==> inputs of v4 <==
Design signalProcess, start of the top module:
module signalProcess(clk, rst, SCK, MOSI, MISO, SSEL);
input clk;
input rst;
input SCK, SSEL, MOSI;
output MISO;
wire [7:0] dataByte;
wire [7:0] sendByte;
reg [7:0] compressedX [63:0];
reg [6:0] inputCounter;
wire byte_received;
reg signalReceived;
wire byteSent;
integer i;
integer j;
assign sendByte = compressedX[j[5:0]];
signalReceive srA(.clk(clk), .rst(rst), .SCK(SCK), .MOSI(MOSI), .byteReceived(byte_received), .dataByte(dataByte), .SSEL(SSEL));
always @(posedge clk)
begin 
  if(rst)
  begin
    i <= 0;
    inputCounter <= 7'b0000000;
  end
  else if(~signalReceived)
  begin
    if(byte_received)
    begin
      i <= i+1;
      inputCounter <= inputCounter + 7'b0000001; 
    end
  end
end
always @(posedge clk)
begin 
  if(~rst && ~signalReceived && byte_received && i >= 0 && i < 64)
    compressedX[i[5:0]] <= dataByte;
end
always @(posedge clk)
begin
  if(rst)
    signalReceived <= 1'b0;
  else
    signalReceived <= (inputCounter == 7'b1000000);
end
sending sB(.clk(clk), .rst(rst), .SCK(SCK), .MISO(MISO), .SSEL(SSEL), .data(sendByte), .signalReceived(signalReceived), .byteSent(byteSent));
  ...
export LEC_CHECK = 0
export CAP_MARGIN = 20
export CORE_MARGIN = 2
export CORE_UTILIZATION = 22
export SLEW_MARGIN = 20
create_clock -name core_clock -period 4.54 [get_ports {clk}]
run.sh (not shown) runs the stock make flow with config.mk's settings and CLKGATE_MAP_FILE=.
==> inputs of v13, as changes to v4 <==
--- a/flow/config.mk
+++ b/flow/config.mk
@@ -7,5 +7,6 @@
 export LEC_CHECK = 0
-export CAP_MARGIN = 20
-export CORE_MARGIN = 2
-export CORE_UTILIZATION = 22
+export CAP_MARGIN = 40
+export CELL_PAD_IN_SITES_DETAIL_PLACEMENT = 2
+export CORE_MARGIN = 6
+export CORE_UTILIZATION = 40
 export SLEW_MARGIN = 20
==> flow/constraint.sdc (replaced) <==
create_clock -name core_clock -period 10.0 [get_ports {clk}]
set_input_delay 2.0000 -clock core_clock [delete_from_list [all_inputs] [get_ports {clk}]]
set_output_delay 2.0000 -clock core_clock [all_outputs]
set_load 0.01 [all_outputs]
==> results <==
Between v13 and v4, the lower core utilization is in v4 (gap 20 points).
In v13 the clock skew is higher than in v4, by 0.011 ns.
Between v4 and v13, the lower via count is in v4 (gap 7.6%, measured against v13).
v4 produced a clean layout. v13 finished clean.
In flip-flop count, v4 and v13 do not differ.
First-iteration DRC count: v13 is higher than v4 (23%).

* * *

==> job 631 <==
==> flow/design.v <==
`timescale 1ns / 1ps
module signalReceive(clk, rst, SCK, MOSI, byteReceived, dataByte, SSEL);
input clk;
input rst;
input SCK, SSEL, MOSI;
output byteReceived;
output [7:0] dataByte;
reg [2:0] bitcnt;
reg byte_received;   
reg [7:0] byte_data_received;
assign byteReceived = byte_received;
assign dataByte = byte_data_received;
reg [2:0] SCKr;  
reg [2:0] SSELr;  
reg [1:0] MOSIr; 
always @(posedge clk) 
begin
  if (rst)
    SCKr <= 3'b000;
  else
    SCKr <= {SCKr[1:0], SCK};
end
wire SCK_risingedge = (SCKr[2:1]==2'b01);   
wire SCK_fallingedge = (SCKr[2:1]==2'b10);   
always @(posedge clk) 
begin
  if (rst)
    SSELr <= 3'b111;
  else
    SSELr <= {SSELr[1:0], SSEL};
end
wire SSEL_active = ~SSELr[1];   
wire SSEL_startmessage = (SSELr[2:1]==2'b10);   
wire SSEL_endmessage = (SSELr[2:1]==2'b01);   
always @(posedge clk) 
begin
  MOSIr <= {MOSIr[0], MOSI};
end
wire MOSI_data = MOSIr[1];
always @(posedge clk)
begin
  if(rst)
  begin
    bitcnt <= 3'b000;
  end
  else if(~SSEL_active)
  begin
    bitcnt <= 3'b000;
  end
  else
  begin
    if(SCK_risingedge)
    begin
      bitcnt <= bitcnt + 3'b001;
      byte_data_received <= {byte_data_received[6:0], MOSI_data};
    end
  end
end
always @(posedge clk)
begin    
  if (rst)
    byte_received <= 1'b0;
  else
    byte_received <= SSEL_active && SCK_risingedge && (bitcnt==3'b111);
end 
endmodule
module sending(clk, rst, SCK, MISO, SSEL, data, signalReceived, byteSent);
input clk;
input rst;
input SCK;
output MISO;
input SSEL;
input [7:0] data;
input signalReceived;
output byteSent;
reg byte_sent;
assign byteSent = byte_sent;
reg [7:0] byte_data_sent;
reg byte_sent_2clk;
reg [2:0] cnt;
reg [2:0] SCKr;  
always @(posedge clk) 
begin
 if (rst)
   SCKr <= 3'b000;
 else
   SCKr <= {SCKr[1:0], SCK};
end
wire SCK_risingedge = (SCKr[2:1]==2'b01);   
wire SCK_fallingedge = (SCKr[2:1]==2'b10);   
reg [2:0] SSELr;  
always @(posedge clk) 
begin
  if (rst)
    SSELr <= 3'b111;
  else
    SSELr <= {SSELr[1:0], SSEL};
end
wire SSEL_active = ~SSELr[1];   
wire SSEL_startmessage = (SSELr[2:1]==2'b10);   
wire SSEL_endmessage = (SSELr[2:1]==2'b01);   
always @(posedge clk) 
begin
  if(rst)
  begin
    cnt <= 3'b000;
    byte_data_sent <= 8'h00;
  end
  else if(signalReceived)
  begin
    if(~SSEL_active) 
    begin
      cnt<=3'b000;   
    end
    else
    begin
      if(byte_sent_2clk)
      begin
        byte_data_sent <= data;
      end
      if(SCK_risingedge)
      begin
        cnt <= cnt + 3'b001;
        byte_data_sent <= {byte_data_sent[6:0], 1'b0};
      end
    end
  end
end
always @(posedge clk)
begin
  if(rst)
  begin
    byte_sent_2clk <= 1'b0;
    byte_sent <= 1'b0;
  end
  else if(signalReceived)
  begin
    if (byte_sent_2clk)
    begin
      byte_sent_2clk <= 1'b0;
    end
    if (byte_sent)
    begin
      byte_sent_2clk <= 1'b1;
      byte_sent <= SSEL_active && SCK_risingedge && (cnt==3'b111);
    end
    else
    begin
      byte_sent <= SSEL_active && SCK_risingedge && (cnt==3'b111);
    end
  end
end
assign MISO = byte_data_sent[7];   
endmodule
`timescale 1ns / 1ps
module signalProcess(clk, rst, SCK, MOSI, MISO, SSEL);
input clk;
input rst;
input SCK, SSEL, MOSI;
output MISO;
wire [7:0] dataByte;
wire [7:0] sendByte;
reg [7:0] compressedX [63:0];
reg [6:0] inputCounter;
wire byte_received;
reg signalReceived;
wire byteSent;
integer i;
integer j;
assign sendByte = compressedX[j[5:0]];
signalReceive srA(.clk(clk), .rst(rst), .SCK(SCK), .MOSI(MOSI), .byteReceived(byte_received), .dataByte(dataByte), .SSEL(SSEL));
always @(posedge clk)
begin 
  if(rst)
  begin
    i <= 0;
    inputCounter <= 7'b0000000;
  end
  else if(~signalReceived)
  begin
    if(byte_received)
    begin
      i <= i+1;
      inputCounter <= inputCounter + 7'b0000001; 
    end
  end
end
always @(posedge clk)
begin 
  if(~rst && ~signalReceived && byte_received && i >= 0 && i < 64)
    compressedX[i[5:0]] <= dataByte;
end
always @(posedge clk)
begin
  if(rst)
    signalReceived <= 1'b0;
  else
    signalReceived <= (inputCounter == 7'b1000000);
end
sending sB(.clk(clk), .rst(rst), .SCK(SCK), .MISO(MISO), .SSEL(SSEL), .data(sendByte), .signalReceived(signalReceived), .byteSent(byteSent));
always @(posedge clk)
begin
  if(rst)
    j <= -1;
  else if(signalReceived)
  begin
    if(byteSent)
    begin
      j <= j+1;
    end 
  end
end
endmodule
==> flow/run.sh <==
#!/bin/bash
# the make line also repeats each setting of config.mk as NAME=value (left out here)
make -C /OpenROAD-flow-scripts/flow DESIGN_CONFIG=/design/flow/config.mk WORK_HOME=/design/flow/orfs CLKGATE_MAP_FILE= finish
==> flow/config.mk <==
export PLATFORM = sky130hd
export DESIGN_NAME = signalProcess
export DESIGN_NICKNAME = signalProcess
export VERILOG_FILES = /design/flow/design.v
export SDC_FILE = /design/flow/constraint.sdc
export NUM_CORES = 4
export LEC_CHECK = 0
export ABC_AREA = 0
export CAP_MARGIN = 35
export CELL_PAD_IN_SITES_DETAIL_PLACEMENT = 2
export CELL_PAD_IN_SITES_GLOBAL_PLACEMENT = 3
export CORE_MARGIN = 4
export CORE_UTILIZATION = 40
export CTS_CLUSTER_SIZE = 35
export GPL_ROUTABILITY_DRIVEN = 0
export HOLD_SLACK_MARGIN = 0.2
export MAX_ROUTING_LAYER = met4
export PLACE_DENSITY = 0.53
export SETUP_SLACK_MARGIN = 0.48
export SLEW_MARGIN = 20
==> flow/constraint.sdc <==
create_clock -name core_clock -period 2.62 [get_ports {clk}]
set_input_delay 0.5240 -clock core_clock [delete_from_list [all_inputs] [get_ports {clk}]]
set_output_delay 0.5240 -clock core_clock [all_outputs]
set_load 0.01 [all_outputs]
==> inputs of job 1244, as changes to job 631 <==
- ABC_AREA: 0 -> unset
- CAP_MARGIN: 35 -> 0
- CELL_PAD_IN_SITES_DETAIL_PLACEMENT: 2 -> unset
- CELL_PAD_IN_SITES_GLOBAL_PLACEMENT: 3 -> unset
- CORE_MARGIN: 4 -> 2
- CORE_UTILIZATION: 40 -> 72
- CTS_CLUSTER_DIAMETER: unset -> 305
- CTS_CLUSTER_SIZE: 35 -> 13
- GPL_ROUTABILITY_DRIVEN: 0 -> unset
- HOLD_SLACK_MARGIN: 0.2 -> unset
- MAX_ROUTING_LAYER: met4 -> unset
- PLACE_DENSITY: 0.53 -> unset
- PLACE_DENSITY_LB_ADDON: unset -> 0.15
- SETUP_SLACK_MARGIN: 0.48 -> 0.35
- SLEW_MARGIN: 20 -> 40
==> flow/constraint.sdc (replaced) <==
create_clock -name core_clock -period 2.52 [get_ports {clk}]
set_input_delay 0.5040 -clock core_clock [delete_from_list [all_inputs] [get_ports {clk}]]
set_output_delay 0.5040 -clock core_clock [all_outputs]
set_load 0.01 [all_outputs]
==> inputs of job 3900, as changes to job 631 <==
- ABC_AREA: 0 -> unset
- CAP_MARGIN: 35 -> 40
- CELL_PAD_IN_SITES_DETAIL_PLACEMENT: 2 -> unset
- CELL_PAD_IN_SITES_GLOBAL_PLACEMENT: 3 -> unset
- CORE_MARGIN: 4 -> 2
- CORE_UTILIZATION: 40 -> 72
- CTS_CLUSTER_SIZE: 35 -> 51
- GPL_ROUTABILITY_DRIVEN: 0 -> unset
- HOLD_SLACK_MARGIN: 0.2 -> unset
- MAX_ROUTING_LAYER: met4 -> unset
- PLACE_DENSITY: 0.53 -> unset
- PLACE_DENSITY_LB_ADDON: unset -> 0.0
- SETUP_SLACK_MARGIN: 0.48 -> 0.01
==> flow/constraint.sdc (replaced) <==
create_clock -name core_clock -period 2.52 [get_ports {clk}]
set_input_delay 0.5040 -clock core_clock [delete_from_list [all_inputs] [get_ports {clk}]]
set_output_delay 0.5040 -clock core_clock [all_outputs]
set_load 0.01 [all_outputs]
==> qor summary <==
| quantity | job 1244 | job 3900 | job 631 |
|---|---|---|---|
| Final Critical Period | 2.31 ns | 2.44 ns | 2.25 ns |
| GRT Util Overall | 0.347 | 0.346 | 0.222 |
| Combinational gate area | 0.00607 mm² | 0.00585 mm² | 0.00622 mm² |
| Total number of vias | 13519 | 13202 | 12877 |
| Unrepaired setup endpoints after global routing | true | false | true |
| Tool warning count | 33 | 29 | 34 |
| Floorplan core area | 0.0318 mm² | 0.0318 mm² | 0.0578 mm² |
| Ant diodes | 0 | 0 | 1 |
| Layout Skew | 0.0184 ns | 0.0139 ns | 0.0229 ns |
| Cell Count Post-Placement | 1824 | 1829 | 2179 |
| Pwr dens | 663 mW/mm² | 706 mW/mm² | 699 mW/mm² |
| Fin Hold WS | 0.355 ns | 0.327 ns | 0.330 ns |
| Pin slew with the least headroom to its limit | 0.874 ns | 0.862 ns | 0.848 ns |
| Maximum level of the CTS H-tree | 2 | 2 | 3 |
| FF-to-FF End | sB.byte_data_sent[3] | compressedX[15][5] | sB.byte_data_sent[2] |
| Outcome | no timing/DRC/antenna violations | no timing/DRC/antenna violations | no timing/DRC/antenna violations |
| Overall Power | 0.0178 W | 0.0188 W | 0.0200 W |

* * *

==> inputs of quartz <==
Starts from the design.v that is shown in full above.
clock: 2.55 ns
lec_check: 0
cap_margin: 25
cell_pad_in_sites_global_placement: 0
core_margin: 2
core_utilization: 72
cts_cluster_diameter: 89
cts_cluster_size: 17
gpl_routability_driven: 1
gpl_timing_driven: 1
min_routing_layer: met1
place_density: 0.37
setup_slack_margin: 0.39
slew_margin: 20
==> fjord (differences from quartz) <==
- CAP_MARGIN: 25 -> 20
- CELL_PAD_IN_SITES_GLOBAL_PLACEMENT: 0 -> not set
- CORE_UTILIZATION: 72 -> 40
- CTS_CLUSTER_DIAMETER: 89 -> not set
- CTS_CLUSTER_SIZE: 17 -> not set
- GPL_ROUTABILITY_DRIVEN: 1 -> not set
- GPL_TIMING_DRIVEN: 1 -> not set
- MIN_ROUTING_LAYER: met1 -> not set
- PLACE_DENSITY: 0.37 -> not set
- SETUP_SLACK_MARGIN: 0.39 -> not set
==> flow/constraint.sdc (replaced) <==
create_clock -name core_clock -period 5.38 [get_ports {clk}]
set_input_delay 1.0760 -clock core_clock [delete_from_list [all_inputs] [get_ports {clk}]]
set_output_delay 1.0760 -clock core_clock [all_outputs]
set_load 0.01 [all_outputs]
==> maple (differences from quartz) <==
- CAP_MARGIN: 25 -> 20
- CELL_PAD_IN_SITES_GLOBAL_PLACEMENT: 0 -> not set
- CORE_UTILIZATION: 72 -> 70
- CTS_CLUSTER_DIAMETER: 89 -> not set
- CTS_CLUSTER_SIZE: 17 -> 13
- GPL_ROUTABILITY_DRIVEN: 1 -> not set
- GPL_TIMING_DRIVEN: 1 -> not set
- MIN_ROUTING_LAYER: met1 -> not set
- PLACE_DENSITY: 0.37 -> not set
- SETUP_SLACK_MARGIN: 0.39 -> not set
==> flow/constraint.sdc (replaced) <==
create_clock -name core_clock -period 3.14 [get_ports {clk}]
set_input_delay 0.6280 -clock core_clock [delete_from_list [all_inputs] [get_ports {clk}]]
set_output_delay 0.6280 -clock core_clock [all_outputs]
set_load 0.01 [all_outputs]
==> ember (differences from quartz) <==
- CAP_MARGIN: 25 -> 10
- CELL_PAD_IN_SITES_GLOBAL_PLACEMENT: 0 -> not set
- CTS_CLUSTER_DIAMETER: 89 -> not set
- CTS_CLUSTER_SIZE: 17 -> 48
- GPL_ROUTABILITY_DRIVEN: 1 -> not set
- GPL_TIMING_DRIVEN: 1 -> not set
- MIN_ROUTING_LAYER: met1 -> not set
- PLACE_DENSITY: 0.37 -> not set
- PLACE_DENSITY_LB_ADDON: not set -> 0.0
- SETUP_SLACK_MARGIN: 0.39 -> 0.71
==> flow/constraint.sdc (replaced) <==
create_clock -name core_clock -period 2.52 [get_ports {clk}]
set_input_delay 0.5040 -clock core_clock [delete_from_list [all_inputs] [get_ports {clk}]]
set_output_delay 0.5040 -clock core_clock [all_outputs]
set_load 0.01 [all_outputs]
==> results <==
| quantity | quartz | ember | maple | fjord |
|---|---|---|---|---|
| Clock Skews | 0.0214 ns | 0.0179 ns | 0.0220 ns | 0.0377 ns |
| CP peak stage delay | 0.37 ns | 0.58 ns | 0.82 ns | 0.91 ns |
| Row count | 65 | 65 | 66 | 88 |
| Comb pwr share | 0.4% | 0.3% | 0.3% | 0.3% |
| Placed Cells | 1,818 | 1,807 | 1,806 | 2,044 |
| Area added between synthesis and finish | 14.4% | 24.7% | 11.7% | 12.0% |
| Biggest fanout along the worst timing path | 7 | 19 | 17 | 8 |
| # clk buffers | 64 | 71 | 76 | 77 |
| Outcome | complete, no violations | failed layout checks | complete, no violations | complete, no violations |
| Layout check failures | - | setup timing | - | - |
| Count of instances resized after the clock tree is built | 20 | 258 | 0 | 0 |
| Worst Path Required | 3.01 ns | 2.94 ns | 3.58 ns | 5.63 ns |
| Worst Max-Slew Pin Slew | 0.882 ns | 0.892 ns | 1.01 ns | 1.06 ns |
| Post-detail-place hpwl | 32,100 um | 31,700 um | 33,100 um | 33,700 um |
| Wire length after detailed routing | 54,200 um | 78,300 um | 56,000 um | 56,800 um |
| Per-cell via count in the routed design | 6.71 | 7.75 | 6.79 | 5.73 |
| Arrival time at the worst endpoint | 2.73 ns | 3.20 ns | 3.27 ns | 3.75 ns |
| Post-route total power | 0.0166 W | 0.0202 W | 0.0146 W | 0.00911 W |
| Final core utilization | 84.1% | 91.7% | 79.9% | 45.3% |
| Average detailed-routed wire length per instance | 28.1 um | 39.3 um | 29.5 um | 26.4 um |
| Diode insertion count for antenna repair | 1 | 0 | 0 | 0 |
Power and IR drop assume default switching activity.
